## ACTIVEPRO
module ACTIVEPRO (
    input       RESET,
    input       SYS_CLOCK,                
    output reg  ACTIVE_DATA ,             
    output reg  ACTIVE_CLOCK,             
    input [511:0] ACTIVE_MESSAGE,         
    input [5:0] ACTIVE_CHANNEL,           
    input  ACTIVE_WR                      
    );
clock: 2.24 ns
lec_check: 0
abc_area: 1
cap_margin: 20
core_aspect_ratio: 0.89
core_margin: 2
core_utilization: 72
cts_cluster_size: 14
gpl_routability_driven: 0
hold_slack_margin: 0.29
place_density_lb_addon: 0.27
setup_slack_margin: 0.28
slew_margin: 15
run.sh (not shown) runs the stock make flow with config.mk's settings and CLKGATE_MAP_FILE=.
The baseline aborted during detailed placement on DPL-0033.
Then changed:
ABC_AREA = unset   (was 1)
CORE_ASPECT_RATIO = unset   (was 0.89)
CORE_UTILIZATION = 57   (was 72)
CTS_CLUSTER_SIZE = 43   (was 14)
GPL_ROUTABILITY_DRIVEN = unset   (was 0)
HOLD_SLACK_MARGIN = unset   (was 0.29)
PLACE_DENSITY = 0.6   (was unset)
PLACE_DENSITY_LB_ADDON = unset   (was 0.27)
SETUP_SLACK_MARGIN = unset   (was 0.28)
SLEW_MARGIN = 20   (was 15)
clock period = 2.55 ns   (was 2.24 ns; I/O delays follow)
Effect: Now the flow completed, yet does not pass: negative setup slack; synthesized area decreases by 0.64%; die size increases by 25%; synthesized cell count decreases by 28%.


ACTIVEPRO again, from the RTL that the note above started with.
clock: 4.76 ns
lec_check: 0
abc_area: 1
cap_margin: 20
core_margin: 2
core_utilization: 72
cts_cluster_diameter: 254
cts_cluster_size: 98
place_density: 0.36
setup_slack_margin: 1.29
slew_margin: 20
tns_end_percent: 10
The starting point did not get past 5_1_grt (ODB-0269).
Rerun with:
- ABC_AREA: 1 -> unset
- CORE_UTILIZATION: 72 -> 62
- CTS_CLUSTER_DIAMETER: 254 -> unset
- CTS_CLUSTER_SIZE: 98 -> unset
- PLACE_DENSITY: 0.36 -> 0.6
- SETUP_SLACK_MARGIN: 1.29 -> 1.03
- TNS_END_PERCENT: 10 -> 5
- clock period: 4.76 -> 3.43 ns (I/O delays scaled with it)
=> This time the run went through all stages and came out clean. Synthesized cell count decreases by 28%. Die area increases by 15%. Synthesized area decreases by 0.64%.
Rerun with:
- CORE_UTILIZATION: 62 -> 63
- CTS_CLUSTER_SIZE: unset -> 42
- SETUP_SLACK_MARGIN: 1.03 -> unset
- TNS_END_PERCENT: 5 -> unset
- clock period: 3.43 -> 2.55 ns (I/O delays scaled with it)
What happened:
- The new run ended with an error in 5_1_grt, error ODB-0269
- synthesized cell count stays the same
- die size drops slightly
- area after synthesis is unchanged
Rerun with:
- CORE_UTILIZATION: 63 -> 72
- CTS_CLUSTER_SIZE: 42 -> unset
- clock period: 2.55 -> 4.58 ns (I/O delays scaled with it)
- The new run never finished: it broke off in 4_1_cts
- die size goes down by 12%
- synthesized area does not change
- synthesized cell count stays the same
Rerun with:
- CORE_UTILIZATION: 72 -> 50
With this change the flow went through all stages and came out clean.
Area after synthesis stays the same.
Synthesized cell count does not change.
Die size rose by well over a third.
Rerun with:
- CORE_UTILIZATION: 50 -> 72
- TNS_END_PERCENT: unset -> 5
- clock period: 4.58 -> 3.43 ns (I/O delays scaled with it)
This time the run stopped in 4_1_cts with DPL-0038.
Die area went down by 30%.
Synthesized area stays the same.
Synthesized cell count is unchanged.


ACTIVEPRO again, from the RTL that the note above started with.
clock: 10.0 ns
lec_check: 0
abc_area: 1
cap_margin: 20
cell_pad_in_sites_detail_placement: 2
cell_pad_in_sites_global_placement: 2
core_aspect_ratio: 0.92
core_margin: 2
core_utilization: 59
min_routing_layer: met2
place_density_lb_addon: 0.04
slew_margin: 35
The starting point failed in 3_3_place_gp.
Rerun with:
ABC_AREA = default   (was 1)
CELL_PAD_IN_SITES_DETAIL_PLACEMENT = 1   (was 2)
CELL_PAD_IN_SITES_GLOBAL_PLACEMENT = default   (was 2)
CORE_ASPECT_RATIO = 0.61   (was 0.92)
CORE_UTILIZATION = 70   (was 59)
CTS_CLUSTER_DIAMETER = 67   (was default)
CTS_CLUSTER_SIZE = 76   (was default)
GPL_ROUTABILITY_DRIVEN = 1   (was default)
PLACE_DENSITY_LB_ADDON = default   (was 0.04)
SETUP_SLACK_MARGIN = 2.72   (was default)
SLEW_MARGIN = 5   (was 35)
Effect: The changed run ended with an error in 3_5_place_dp; die size fell by 16%; area after synthesis is lower by 0.64%; synthesized cell count came out lower by 28%.
Rerun with:
CELL_PAD_IN_SITES_DETAIL_PLACEMENT = default   (was 1)
CORE_ASPECT_RATIO = default   (was 0.61)
CTS_CLUSTER_DIAMETER = default   (was 67)
CTS_CLUSTER_SIZE = 35   (was 76)
GPL_ROUTABILITY_DRIVEN = 0   (was 1)
MIN_ROUTING_LAYER = default   (was met2)
SETUP_SLACK_MARGIN = -0.26   (was 2.72)
clock period = 2.59 ns   (was 10.0 ns; I/O delays follow)
Now the flow aborted during 4_1_cts with DPL-0038.
Synthesized cell count is unchanged.
Die area is about the same.
Synthesized area does not change.
Rerun with:
CORE_UTILIZATION = 58   (was 70)
CTS_CLUSTER_SIZE = 94   (was 35)
PLACE_DENSITY_LB_ADDON = 0.03   (was default)
SETUP_SLACK_MARGIN = 0.53   (was -0.26)
SLEW_MARGIN = 40   (was 5)
clock period = 2.8 ns   (was 2.59 ns; I/O delays follow)
After rerunning:
- The changed run reached the layout checks and failed them: negative setup slack
- synthesized area is unchanged
- die area goes up by 20%
- synthesized cell count does not change
Rerun with:
CORE_UTILIZATION = 61   (was 58)
PLACE_DENSITY_LB_ADDON = default   (was 0.03)
SETUP_SLACK_MARGIN = -0.26   (was 0.53)
clock period = 2.59 ns   (was 2.8 ns; I/O delays follow)
The new run reached the layout checks and failed them: negative setup slack.
Final cell count came out lower by about 6%.
Routed wire length came out lower by about 27%.
First-iteration DRC count came out lower by 45%.
Area after synthesis is unchanged.
Sequential share of layout area came out higher by 4.4 points.
Synthesized cell count stays the same.
Critical path depth came out higher by 1.
Non-clock buffer count came out lower by 82.
Fmax came out higher by about 16%.


## run A
The RTL this note starts from:
==> flow/design.v <==
module ACTIVEPRO (
    input       RESET,
    input       SYS_CLOCK,                
    output reg  ACTIVE_DATA ,             
    output reg  ACTIVE_CLOCK,             
    input [511:0] ACTIVE_MESSAGE,         
    input [5:0] ACTIVE_CHANNEL,           
    input  ACTIVE_WR                      
    );
    reg [63:0][7:0] ACTIVE_MESSAGE_LATCHED; 
    reg [7:0] MESSAGE_LENGTH;
    reg [14:0] state;
    wire clockstate;
    wire [2:0] bitcount;
    wire [7:0] bytecount;
    assign clockstate = state[0];
    assign bitcount[2:0] = state[3:1];
    assign bytecount[7:0] = state[11:4];
    wire [7:0] FIRST_BYTE;
    assign FIRST_BYTE = 8'h7F;
    wire [7:0] SECOND_BYTE;
    assign SECOND_BYTE = (ACTIVE_CHANNEL & 8'h3F) | 8'h40;
    reg [7:0] clock_divider;
    reg [7:0] NEW_LENGTH;
    always @*
    begin
        NEW_LENGTH = 8'd66;
        for (int x = 63; x >= 1; x--)
            if (ACTIVE_MESSAGE[8*x +: 8] == 8'h0)
                NEW_LENGTH = x + 2;         
    end
    always @ (posedge SYS_CLOCK)
    begin
        if (RESET)
        begin
            state <= 0;
            ACTIVE_CLOCK <= 0;
            ACTIVE_DATA <= 0;
        end
        else
        begin
            if (state)
            begin
                state <= state + 1;
                if (clockstate == 1)    
                begin
                    ACTIVE_CLOCK <= 0;
                    if (bytecount == 0)
                        ACTIVE_DATA <= FIRST_BYTE[7-bitcount];
                    else if (bytecount == 1)
                        ACTIVE_DATA <= SECOND_BYTE[7-bitcount];
                    else
                        ACTIVE_DATA <= ACTIVE_MESSAGE_LATCHED[MESSAGE_LENGTH - bytecount - 1][7-bitcount];
                end
                else if (clockstate == 0)  ACTIVE_CLOCK <= 1;
                if (bytecount >= MESSAGE_LENGTH) state <= 0;
            end
            else         
            begin
                if (ACTIVE_WR) 
                begin
                    state <= 1;      
                    ACTIVE_MESSAGE_LATCHED <= ACTIVE_MESSAGE;
                    MESSAGE_LENGTH <= NEW_LENGTH;
                end
            end
        end
    end
endmodule 
clock: 2.55 ns
lec_check: 0
cap_margin: 20
core_margin: 2
core_utilization: 58
cts_cluster_size: 48
slew_margin: 20
Run A had finished all stages when the layout checks came back failing, citing negative setup slack.
Input-level comparison between run B and run A:
- setting PLACE_DENSITY to 0.6 for the first time
- setting CTS_CLUSTER_DIAMETER to 67 for the first time
- removing CTS_CLUSTER_SIZE (formerly 48)
- changing CORE_UTILIZATION from 58 to 72
- setting TNS_END_PERCENT to 5 for the first time
- changing the clock period (ns, I/O delays scaled along) from 2.55 to 3.43
Findings:
Status: run B FAILED at 4_1_cts (tool error)
From run B to run A, synthesized-area fraction occupied by adder cells did not move at all.
Diff run A..run B | cell total in the yosys stat output | unchanged
Setup slack at placement: run B > run A
Against run A as the reference, run B delivers a lower instance count after placement with tap cells included.
Compared to run A, run B has die outline area 7800 um2 lower.
The area of the placeable core of run B was superior to that of run A.
Instance area at placement in run B vs run A: down 1400 um2
NOTE standard-cell row count run A->run B decreased by more than 10%
Note that the final weighted congestion of routability-driven global placement recorded for run A amounts to 0.934 times the value seen in run B.
Relative to run A, the half-perimeter wire length after detailed placement measured on run B has increased by more than 10%.
> inputs changed (run B -> run C)
- removing CTS_CLUSTER_DIAMETER (formerly 67)
- removing TNS_END_PERCENT (formerly 5)
- changing CORE_UTILIZATION from 72 to 62
Results
The flow ran to completion for all of run B and run C but run B, which stopped partway.
Run B is listed as incomplete: the tool reported an error in 4_1_cts and the run ended there.
Delta (run C minus run B): worst slack at placement grew by 0.27 ns, number of distinct standard cells referenced by the synthesized netlist held steady, floorplan row count grew by about 8%, floorplan die height grew by 7.6%.
Changes observed in run C relative to run B: xor/xnor cell area share of the yosys netlist roughly the same; number of enable flip-flop cells closely matched the old numbers; sum of net half-perimeters after detailed placement fell by 13,000 um.
Initial core utilization: run C vs run B down 10 points


Setup of cedar:
RTL: the design.v shown in full above, as it stands there.
clock: 5.49 ns
lec_check: 0
cap_margin: 20
core_margin: 2
core_utilization: 72
cts_cluster_size: 33
place_density_lb_addon: 0.03
setup_slack_margin: 1.58
slew_margin: 20
cedar did not run to completion, as it errored out during clock tree synthesis.
#### Input delta (juniper over cedar)
diff --git a/flow/config.mk b/flow/config.mk
--- a/flow/config.mk
+++ b/flow/config.mk
@@ -8 +8 @@
-export CAP_MARGIN = 20
+export CAP_MARGIN = 40
@@ -11,3 +11,4 @@
-export CTS_CLUSTER_SIZE = 33
-export PLACE_DENSITY_LB_ADDON = 0.03
-export SETUP_SLACK_MARGIN = 1.58
+export CTS_CLUSTER_DIAMETER = 317
+export CTS_CLUSTER_SIZE = 55
+export PLACE_DENSITY = 0.35
+export SETUP_SLACK_MARGIN = -0.07
@@ -14,0 +16 @@
+export TNS_END_PERCENT = 65
--- outcome ---
- As far as number of flip-flops and latches in the synthesized netlist goes, cedar and juniper are indistinguishable; the numbers are identical.
- Detailed placer's ending HPWL: juniper worse than cedar
- From juniper to cedar, chip area in the Yosys report did not move at all.
- juniper never completed; the flow aborted with a tool error in global routing.
- Diff cedar -> juniper: number of placement rows has remained practically unchanged, cell area reported after detailed placement has remained practically unchanged, die width has remained practically unchanged, global placement routability congestion has decreased, number of instances in the synthesized netlist has remained practically unchanged.
Setup changes, juniper to harbor
diff --git a/flow/config.mk b/flow/config.mk
--- a/flow/config.mk
+++ b/flow/config.mk
@@ -8 +8 @@
-export CAP_MARGIN = 40
+export CAP_MARGIN = 20
@@ -13,2 +13,2 @@
-export PLACE_DENSITY = 0.35
-export SETUP_SLACK_MARGIN = -0.07
+export PLACE_DENSITY_LB_ADDON = 0.0
+export SETUP_SLACK_MARGIN = 0.96
[summary]
Not one of juniper and harbor finished clean.
No final results exist for harbor, since it was stopped by error ODB-0269 during global routing.
Seen in the log of juniper: ODB-0269 during global routing, after which the run never completed.
harbor and juniper ended up with roughly the same hold buffer count at cts.
[compare] base=juniper new=harbor: floorplan utilization about even; post-synthesis chip area from yosys about even; weighted congestion reported at the end of routability-driven placement rose about 3%.
Lower placed standard-cell area goes to harbor over juniper.
Of juniper and harbor, the run reporting the higher pre-CTS setup slack was harbor.
Area after synthesis: harbor vs juniper identical
Number of buffer cells added on primary ports: harbor vs juniper, no meaningful difference


## job 6950
RTL: the design.v shown in full above, as it stands there.
Settings: LEC_CHECK=0, CAP_MARGIN=20, CELL_PAD_IN_SITES_DETAIL_PLACEMENT=1, CELL_PAD_IN_SITES_GLOBAL_PLACEMENT=3, CORE_ASPECT_RATIO=0.61, CORE_MARGIN=2, CORE_UTILIZATION=70, CTS_CLUSTER_DIAMETER=67, CTS_CLUSTER_SIZE=76, GPL_ROUTABILITY_DRIVEN=1, HOLD_SLACK_MARGIN=0.18, MAX_ROUTING_LAYER=met4, MIN_ROUTING_LAYER=met2, PLACE_DENSITY_LB_ADDON=0.19, SETUP_SLACK_MARGIN=2.72, SLEW_MARGIN=5; clock period 10.0 ns.
Job 6950 did not finish: a tool error stopped it during global placement without I/O.
Inputs modified between job 6950 and job 4920:
Settings: removing CTS_CLUSTER_DIAMETER (formerly 67); removing SETUP_SLACK_MARGIN (formerly 2.72); removing PLACE_DENSITY_LB_ADDON (formerly 0.19); changing SLEW_MARGIN from 5 to 20; setting PLACE_DENSITY to 0.6 for the first time; removing CELL_PAD_IN_SITES_GLOBAL_PLACEMENT (formerly 3); removing HOLD_SLACK_MARGIN (formerly 0.18); removing MAX_ROUTING_LAYER (formerly met4); changing CORE_UTILIZATION from 70 to 59; removing GPL_ROUTABILITY_DRIVEN (formerly 1); removing CORE_ASPECT_RATIO (formerly 0.61); removing MIN_ROUTING_LAYER (formerly met2); removing CELL_PAD_IN_SITES_DETAIL_PLACEMENT (formerly 1); removing CTS_CLUSTER_SIZE (formerly 76); changing the clock period (ns, I/O delays scaled along) from 10.0 to 2.55.
## What came out
Final checks on job 4920, whose flow otherwise completed, came back failing, citing setup timing. Changes observed in job 4920 relative to job 6950: die outline width shrank by about 15%, area of the placeable core grew by 19%, async set-reset flop share out of synthesis held steady, cell count listed in synth_stat.txt held steady. Diff job 6950 -> job 4920 | die area | increase of 18%.
### job 4920 -> job 8335
Settings: SLEW_MARGIN changed from 20 to 15; PLACE_DENSITY removed (was 0.6); CORE_UTILIZATION changed from 59 to 40; CTS_CLUSTER_SIZE newly set to 76; the clock period (ns, I/O delays scaled along) changed from 2.55 to 10.0.
--- outcome ---
Job 8335 | status: complete | timing, DRC, antenna: pass. Taking job 4920 as the reference, in job 8335 number of placed instances, taps included now sits higher, wire length now sits lower, data required time at the worst endpoint now sits higher, post-layout period usage of the worst path now sits lower. Higher post-route worst hold slack among job 4920 and job 8335: job 8335. Delta (job 8335 minus job 4920): global routing met1 resource utilization fell 16 points, chip area rose about 46%, global router's overall resource usage fell 15 points. Hold-critical path depth for job 8335: 1 up relative to job 4920. Job 4920 → job 8335: final area has decreased; worst setup margin has increased.
[inputs] job 3258 vs job 8335
Settings: setting CELL_PAD_IN_SITES_GLOBAL_PLACEMENT to 2 for the first time; changing CORE_UTILIZATION from 40 to 50; setting PLACE_DENSITY_LB_ADDON to 0.04 for the first time; changing SLEW_MARGIN from 15 to 20; removing CTS_CLUSTER_SIZE (formerly 76); setting MIN_ROUTING_LAYER to met2 for the first time.
Findings:
- Run comparison: job 8335 critical path class primary input to register; job 3258 critical path class register to register
- Total negative setup slack delta (job 3258 -> job 8335): insignificant
- Looking at destination of the critical timing path, the MESSAGE_LENGTH[2] result is from job 8335; the ACTIVE_DATA one comes from job 3258.
- NOTE total length of routed wires job 8335->job 3258 decreased by a few percent
- Compared with job 8335, in job 3258 via count higher; sequential fraction of design power rose 0.9 points; cell area after layout now smaller.
No activity file was given, so power comes from the tool's default toggle rates.
